==> try-pepper <==
==> flow/design.v <==
`timescale 1ns / 1ps
module sparse_detector #(
    parameter WORD_SIZE = 64
)(
    input  wire [WORD_SIZE-1:0] data_in,
    output wire                 is_zero,     
    output wire                 is_sparse    
);
    assign is_zero = (data_in == {WORD_SIZE{1'b0}});
    function integer count_ones;
        input [WORD_SIZE-1:0] v;
        integer i, cnt;
        begin
            cnt = 0;
            for (i = 0; i < WORD_SIZE; i = i + 1)
                cnt = cnt + v[i];
            count_ones = cnt;
        end
    endfunction
    wire [6:0] ones_count = count_ones(data_in);
    assign is_sparse = (ones_count < (WORD_SIZE / 10));
endmodule
`timescale 1ns / 1ps
module adaptive_pe #(
    parameter integer MAX_WIDTH = 64,
    parameter integer MAX_ACC_WIDTH = 20   
)(
    input  wire                         clk,
    input  wire                         reset,
    input  wire                         ce,
    input  wire                         accumulate,
    input  wire                         test_mode,
    input  wire [2:0]                   precision_mode,
    input  wire [MAX_WIDTH-1:0]         weight_in,
    input  wire [MAX_WIDTH-1:0]         activation_in,
    input  wire [MAX_WIDTH-1:0]         mask_in,
    output reg  [MAX_ACC_WIDTH-1:0]     accumulated_sum,
    output wire                         clock_gated,
    output wire                         computation_skipped,
    output wire [2:0]                   active_precision   
);
    reg [6:0] active_bits;       
    reg [5:0] parallel_ops;      
    reg [8:0] max_value;         
    always @(*) begin
        case (precision_mode)
            3'b000: begin   
                active_bits = 7'd64;
                parallel_ops = 6'd64;
                max_value = 9'd1;
            end
            3'b001: begin   
                active_bits = 7'd64;
                parallel_ops = 6'd32;
                max_value = 9'd3;
            end
            3'b010: begin   
                active_bits = 7'd64;
                parallel_ops = 6'd16;
                max_value = 9'd15;
            end
            3'b011: begin   
                active_bits = 7'd64;
                parallel_ops = 6'd8;
                max_value = 9'd255;
            end
            default: begin   
                active_bits = 7'd64;
                parallel_ops = 6'd64;
                max_value = 9'd1;
            end
        endcase
    end
    assign active_precision = precision_mode;
    wire weight_is_zero, activation_is_zero;
    wire weight_is_sparse, activation_is_sparse;
    sparse_detector #(
        .WORD_SIZE(MAX_WIDTH)
    ) weight_detector (
        .data_in(weight_in),
        .is_zero(weight_is_zero),
        .is_sparse(weight_is_sparse)
    );
    sparse_detector #(
        .WORD_SIZE(MAX_WIDTH)
    ) activation_detector (
        .data_in(activation_in),
        .is_zero(activation_is_zero),
        .is_sparse(activation_is_sparse)
    );
    wire skip_compute = weight_is_zero || activation_is_zero;
    assign computation_skipped = skip_compute && ce;
    wire pe_enable = ce && !skip_compute;
    wire acc_enable = pe_enable || test_mode;
    assign clock_gated = !pe_enable;
    reg [MAX_ACC_WIDTH-1:0] compute_result;
    always @(*) begin
        case (precision_mode)
            3'b000: compute_result = compute_1bit();
            3'b001: compute_result = compute_2bit();
            3'b010: compute_result = compute_4bit();
            3'b011: compute_result = compute_8bit();
            default: compute_result = {MAX_ACC_WIDTH{1'b0}};
        endcase
    end
    function [MAX_ACC_WIDTH-1:0] compute_1bit;
        reg [MAX_WIDTH-1:0] xnor_result;
        integer i, count;
        begin
            xnor_result = ~(weight_in ^ activation_in) & mask_in;
            count = 0;
            for (i = 0; i < MAX_WIDTH; i = i + 1) begin
                count = count + xnor_result[i];
            end
            compute_1bit = count[MAX_ACC_WIDTH-1:0];
        end
    endfunction
    function [MAX_ACC_WIDTH-1:0] compute_2bit;
        integer i;
        reg [1:0] w, a;
        reg [3:0] product;
        integer sum;
        begin
            sum = 0;
            for (i = 0; i < 32; i = i + 1) begin
                w = weight_in[i*2 +: 2];
                a = activation_in[i*2 +: 2];
                product = w * a;   
                sum = sum + product;
            end
            compute_2bit = sum[MAX_ACC_WIDTH-1:0];
        end
    endfunction
    function [MAX_ACC_WIDTH-1:0] compute_4bit;
        integer i;
        reg [3:0] w, a;
        reg [7:0] product;
        integer sum;
        begin
            sum = 0;
            for (i = 0; i < 16; i = i + 1) begin
                w = weight_in[i*4 +: 4];
                a = activation_in[i*4 +: 4];
                product = w * a;   
                sum = sum + product;
            end
            compute_4bit = sum[MAX_ACC_WIDTH-1:0];
        end
    endfunction
    function [MAX_ACC_WIDTH-1:0] compute_8bit;
        integer i;
        reg [7:0] w, a;
        reg [15:0] product;
        integer sum;
        begin
            sum = 0;
            for (i = 0; i < 8; i = i + 1) begin
                w = weight_in[i*8 +: 8];
                a = activation_in[i*8 +: 8];
                product = w * a;   
                sum = sum + product;
            end
            compute_8bit = sum[MAX_ACC_WIDTH-1:0];
        end
    endfunction
    always @(posedge clk or posedge reset) begin
        if (reset) begin
            accumulated_sum <= {MAX_ACC_WIDTH{1'b0}};
        end else if (acc_enable) begin
            if (!accumulate) begin
                accumulated_sum <= {MAX_ACC_WIDTH{1'b0}};
            end else begin
                accumulated_sum <= accumulated_sum + compute_result;
            end
        end
    end
endmodule
==> flow/run.sh <==
#!/bin/bash
# the make line also repeats each setting of config.mk as NAME=value (left out here)
make -C /OpenROAD-flow-scripts/flow DESIGN_CONFIG=/design/flow/config.mk WORK_HOME=/design/flow/orfs CLKGATE_MAP_FILE= finish
==> flow/config.mk <==
export PLATFORM = sky130hd
export DESIGN_NAME = adaptive_pe
export DESIGN_NICKNAME = adaptive_pe
export VERILOG_FILES = /design/flow/design.v
export SDC_FILE = /design/flow/constraint.sdc
export NUM_CORES = 4
export LEC_CHECK = 0
export ABC_AREA = 1
export CAP_MARGIN = 10
export CORE_ASPECT_RATIO = 0.5
export CORE_MARGIN = 7
export CORE_UTILIZATION = 58
export CTS_CLUSTER_DIAMETER = 241
export CTS_CLUSTER_SIZE = 94
export GPL_TIMING_DRIVEN = 0
export HOLD_SLACK_MARGIN = 0.04
export PLACE_DENSITY_LB_ADDON = 0.28
export SLEW_MARGIN = 5
export TNS_END_PERCENT = 10
==> flow/constraint.sdc <==
create_clock -name core_clock -period 7.36 [get_ports {clk}]
set_input_delay 1.4720 -clock core_clock [delete_from_list [all_inputs] [get_ports {clk}]]
set_output_delay 1.4720 -clock core_clock [all_outputs]
set_load 0.01 [all_outputs]
==> try-maple (differences from try-pepper) <==
Settings changed: ABC_AREA 1 to default, CAP_MARGIN 10 to 20, CORE_ASPECT_RATIO 0.5 to default, CORE_MARGIN 7 to 2, CORE_UTILIZATION 58 to 72, CTS_CLUSTER_DIAMETER 241 to default, CTS_CLUSTER_SIZE 94 to 34, GPL_TIMING_DRIVEN 0 to default, HOLD_SLACK_MARGIN 0.04 to default, PLACE_DENSITY_LB_ADDON 0.28 to default, SLEW_MARGIN 5 to 20, TNS_END_PERCENT 10 to default.
==> flow/constraint.sdc (replaced) <==
create_clock -name core_clock -period 11.5 [get_ports {clk}]
set_input_delay 2.3000 -clock core_clock [delete_from_list [all_inputs] [get_ports {clk}]]
set_output_delay 2.3000 -clock core_clock [all_outputs]
set_load 0.01 [all_outputs]
==> try-zinc (differences from try-pepper) <==
Settings changed: ABC_AREA 1 to default, CAP_MARGIN 10 to 20, CORE_ASPECT_RATIO 0.5 to default, CORE_MARGIN 7 to 2, CORE_UTILIZATION 58 to 40, CTS_CLUSTER_DIAMETER 241 to 350, CTS_CLUSTER_SIZE 94 to default, GPL_TIMING_DRIVEN 0 to default, HOLD_SLACK_MARGIN 0.04 to default, PLACE_DENSITY_LB_ADDON 0.28 to default, SLEW_MARGIN 5 to 20, TNS_END_PERCENT 10 to 25.
==> flow/constraint.sdc (replaced) <==
create_clock -name core_clock -period 13.0 [get_ports {clk}]
set_input_delay 2.6000 -clock core_clock [delete_from_list [all_inputs] [get_ports {clk}]]
set_output_delay 2.6000 -clock core_clock [all_outputs]
set_load 0.01 [all_outputs]
==> try-umber (differences from try-pepper) <==
Settings changed: CAP_MARGIN 10 to 35, CELL_PAD_IN_SITES_GLOBAL_PLACEMENT from default to 1, CORE_ASPECT_RATIO 0.5 to 0.63, CORE_MARGIN 7 to 2, CORE_UTILIZATION 58 to 29, CTS_CLUSTER_DIAMETER 241 to default, CTS_CLUSTER_SIZE 94 to default, HOLD_SLACK_MARGIN 0.04 to 0.16, PLACE_DENSITY_LB_ADDON 0.28 to default, SLEW_MARGIN 5 to 20, TNS_END_PERCENT 10 to 45.
==> flow/constraint.sdc (replaced) <==
create_clock -name core_clock -period 13.0 [get_ports {clk}]
set_input_delay 2.6000 -clock core_clock [delete_from_list [all_inputs] [get_ports {clk}]]
set_output_delay 2.6000 -clock core_clock [all_outputs]
set_load 0.01 [all_outputs]
==> impl_metrics.tcl <==
# yosys + openroad results
set metrics [dict create \
    status "finished clean" \
    grt_max_degree 21 \
    path_class "in2reg" \
    clkCellAreaFrac 0.00261 \
    ant_nets 0 \
]
That was try-umber.
==> impl_metrics.tcl <==
# implementation run metrics
set metrics [dict create \
    lastStage "global routing (5_1_grt)" \
    status "stopped before the end" \
    cts_htree_levels 1 \
    synth_chip_area_um2 34300 \
    dp_hpwl_um 125000 \
    yosysMostFrequentCell "inv_1" \
    error "[ERROR GRT-0232] Routing congestion too high. Check the congestion heatmap in the GUI." \
]
That was try-maple.
==> impl_metrics.tcl <==
# yosys + openroad results
set metrics [dict create \
    status "failed layout checks" \
    path_class "in2reg" \
    grt_max_degree 21 \
    worst_slack_ns -2.69 \
    finalSetupViolations 20 \
    so.violations "negative setup slack" \
]
That was try-pepper.
==> impl_metrics.tcl <==
# yosys + openroad results
set metrics [dict create \
    syn_inst 3489 \
    status "finished clean" \
    path_class "in2reg" \
    grt_max_degree 22 \
    ant_nets 0 \
    clkCellAreaFrac 0.00226 \
]
That was try-zinc.
